== run A ==
Design ram_single_port, start of the top module:
module ram_single_port(
    input clk,
    input write_en,
    input reset,
    input [6:0] addr,
    input [7:0] data_in,
    output reg [7:0] data_out    
);
Size: about 1800 cells after synthesis, roughly 26 I/O pins, about 0.024 mm² of cells after synthesis.
Settings: LEC_CHECK=0, ABC_AREA=0, CAP_MARGIN=25, CELL_PAD_IN_SITES_GLOBAL_PLACEMENT=0, CORE_ASPECT_RATIO=0.88, CORE_MARGIN=2, CORE_UTILIZATION=72, CTS_CLUSTER_DIAMETER=380, MAX_ROUTING_LAYER=met4, MIN_ROUTING_LAYER=met1, PLACE_DENSITY=0.66, SETUP_SLACK_MARGIN=0.77, SLEW_MARGIN=10; clock period 9.36 ns.
run.sh (not shown) runs the stock make flow with config.mk's settings and CLKGATE_MAP_FILE=.
Here is what was changed in the inputs of run B compared with run A.
# run A
export LEC_CHECK = 0
export ABC_AREA = 0
export CAP_MARGIN = 25
export CELL_PAD_IN_SITES_GLOBAL_PLACEMENT = 0
export CORE_ASPECT_RATIO = 0.88
export CORE_MARGIN = 2
export CORE_UTILIZATION = 72
export CTS_CLUSTER_DIAMETER = 380
export MAX_ROUTING_LAYER = met4
export MIN_ROUTING_LAYER = met1
export PLACE_DENSITY = 0.66
export SETUP_SLACK_MARGIN = 0.77
export SLEW_MARGIN = 10
create_clock -name core_clock -period 9.36 [get_ports {clk}]
# run B
export LEC_CHECK = 0
export ABC_AREA = 0
export CAP_MARGIN = 25
export CELL_PAD_IN_SITES_GLOBAL_PLACEMENT = 0
export CORE_MARGIN = 2
export CORE_UTILIZATION = 70
export CTS_CLUSTER_DIAMETER = 119
export MAX_ROUTING_LAYER = met4
export MIN_ROUTING_LAYER = met1
export PLACE_DENSITY = 0.62
export SETUP_SLACK_MARGIN = 0.77
export SLEW_MARGIN = 10
create_clock -name core_clock -period 3.51 [get_ports {clk}]
==> results <==
Sort run A and run B by minimum setup slack among reg-to-reg paths desc -> top: run A. Slowest stage cell on the critical path: sky130_fd_sc_hd__buf_4 -> run A, sky130_fd_sc_hd__a211oi_1 -> run B. [compare] base=run A new=run B: sequential share of layout area decreased 2.5 points, portion of the clock cycle consumed by the worst path in the final layout increased 22 points. Run comparison: run B type of the worst min-delay path input pin to flop; run A type of the worst min-delay path flop to flop.
## Diff of input files: run C against run B
# run B
export LEC_CHECK = 0
export ABC_AREA = 0
export CAP_MARGIN = 25
export CELL_PAD_IN_SITES_GLOBAL_PLACEMENT = 0
export CORE_MARGIN = 2
export CORE_UTILIZATION = 70
export CTS_CLUSTER_DIAMETER = 119
export MAX_ROUTING_LAYER = met4
export MIN_ROUTING_LAYER = met1
export PLACE_DENSITY = 0.62
export SETUP_SLACK_MARGIN = 0.77
export SLEW_MARGIN = 10
create_clock -name core_clock -period 3.51 [get_ports {clk}]
# run C
export LEC_CHECK = 0
export ABC_AREA = 0
export CAP_MARGIN = 25
export CELL_PAD_IN_SITES_GLOBAL_PLACEMENT = 0
export CORE_ASPECT_RATIO = 0.88
export CORE_MARGIN = 2
export CORE_UTILIZATION = 72
export CTS_CLUSTER_DIAMETER = 380
export MAX_ROUTING_LAYER = met4
export MIN_ROUTING_LAYER = met1
export PLACE_DENSITY = 0.67
export SETUP_SLACK_MARGIN = 0.77
export SLEW_MARGIN = 10
create_clock -name core_clock -period 9.24 [get_ports {clk}]
## What came out
Synthesis-to-finish area growth, run B and run C: higher on run B. [compare] base=run B new=run C: total CTS buffers -about 2%; aggregate routed wire length fell 6.0%; number of clock-tree buffers in the layout went down by 9.2%; routed wirelength normalized by instance count saw little to no change. Against run B, run C comes in about 2.7% lower on die area. Lower worst-case headroom to the max-slew limit goes to run C over run B. In run C relative to run B, wire length of the first global-routing pass had gone down by a few percent. Run C ended up with sky130_fd_sc_hd__and2_1 as its cell with the largest stage delay on the worst path; run B ended up with sky130_fd_sc_hd__a211oi_1. Compared to run B, run C has combinational power 66% lower.
## Diff of input files: run D against run C
# run C
export LEC_CHECK = 0
export ABC_AREA = 0
export CAP_MARGIN = 25
export CELL_PAD_IN_SITES_GLOBAL_PLACEMENT = 0
export CORE_ASPECT_RATIO = 0.88
export CORE_MARGIN = 2
export CORE_UTILIZATION = 72
export CTS_CLUSTER_DIAMETER = 380
export MAX_ROUTING_LAYER = met4
export MIN_ROUTING_LAYER = met1
export PLACE_DENSITY = 0.67
export SETUP_SLACK_MARGIN = 0.77
export SLEW_MARGIN = 10
create_clock -name core_clock -period 9.24 [get_ports {clk}]
# run D
export LEC_CHECK = 0
export CAP_MARGIN = 20
export CORE_MARGIN = 2
export CORE_UTILIZATION = 45
export SLEW_MARGIN = 20
create_clock -name core_clock -period 3.6 [get_ports {clk}]
==> comparison <==
All-layer global routing usage down 14 points in run D wrt run C
Summary of run D over run C: cell area climbed about 5%; vertical die dimension rose 60 µm; net count of the finished layout now larger.

========
Setup of run 1:
Starting RTL as in the previous note.
==> flow/config.mk <==
export PLATFORM = sky130hd
export DESIGN_NAME = ram_single_port
export DESIGN_NICKNAME = ram_single_port
export VERILOG_FILES = /design/flow/design.v
export SDC_FILE = /design/flow/constraint.sdc
export NUM_CORES = 4
export LEC_CHECK = 0
export ABC_AREA = 0
export CAP_MARGIN = 25
export CELL_PAD_IN_SITES_GLOBAL_PLACEMENT = 0
export CORE_MARGIN = 2
export CORE_UTILIZATION = 70
export CTS_CLUSTER_DIAMETER = 27
export MAX_ROUTING_LAYER = met4
export MIN_ROUTING_LAYER = met1
export PLACE_DENSITY = 0.55
export SETUP_SLACK_MARGIN = 0.46
export SLEW_MARGIN = 10
==> flow/constraint.sdc <==
create_clock -name core_clock -period 2.0 [get_ports {clk}]
set_input_delay 0.4000 -clock core_clock [delete_from_list [all_inputs] [get_ports {clk}]]
set_output_delay 0.4000 -clock core_clock [all_outputs]
set_load 0.01 [all_outputs]
No crash in run 1: every stage finished, but the layout fails its final checks due to negative setup slack.
[inputs] run 2 vs run 1
- swapping 70 for 43 in CORE_UTILIZATION
- clearing PLACE_DENSITY, which used to be 0.55
- swapping 27 for 119 in CTS_CLUSTER_DIAMETER
- putting CORE_ASPECT_RATIO at 0.88 where nothing was set
- putting PLACE_DENSITY_LB_ADDON at 0.21 where nothing was set
- swapping 0.46 for 0.77 in SETUP_SLACK_MARGIN
- swapping 2.0 for 6.47 in the clock period (ns, I/O delays scaled along)
==> comparison <==
Run 2 was carried through to the last stage, and its layout satisfied the timing, design-rule and antenna checks. [compare] base=run 1 new=run 2: tap cell instance count now sits higher, number of clock sinks comparable, data arrival time of the critical path went up by 1.71 ns, total clock buffers created by CTS lower, met2 routed wirelength now smaller. Run 2 ended up with in -> reg as its class of the most critical setup path; run 1 ended up with reg -> reg. Measured against run 1, the post-DP HPWL of run 2 comes out at 0.870 times the reference value.
Changes in run 3 relative to run 2:
- CORE_UTILIZATION changed from 43 to 72
- CTS_CLUSTER_DIAMETER changed from 119 to 27
- SETUP_SLACK_MARGIN changed from 0.77 to 0.46
- CTS_CLUSTER_SIZE newly set to 15
- PLACE_DENSITY_LB_ADDON changed from 0.21 to 0.27
- CORE_ASPECT_RATIO removed (was 0.88)
- the clock period (ns, I/O delays scaled along) changed from 6.47 to 2.0
Flow for run 3 halted at global routing (5_1_grt), error code GRT-0232.
Sort run 3 and run 2 by pre-CTS setup slack desc -> top: run 2
Floorplan die area in run 3 vs run 2: down 23000 um^2
Run 3: die outline width lower than run 2
Delta(total of cells resized after clock tree synthesis, run 3 - run 2) > 0
Share of synthesized cell area in and, or, nand and nor gates: run 3 vs run 2 identical
Deepest level of the CTS H-tree up 1 in run 3 wrt run 2
Sort run 3 and run 2 by number of buffers created by CTS, ascending, and run 2 comes first.
Run 3 ends up with a vertical die dimension that is 39 um lower than in run 2.
Lower placed cell count was reported by run 3, not run 2.
Power is estimated from default activity; no workload was simulated.
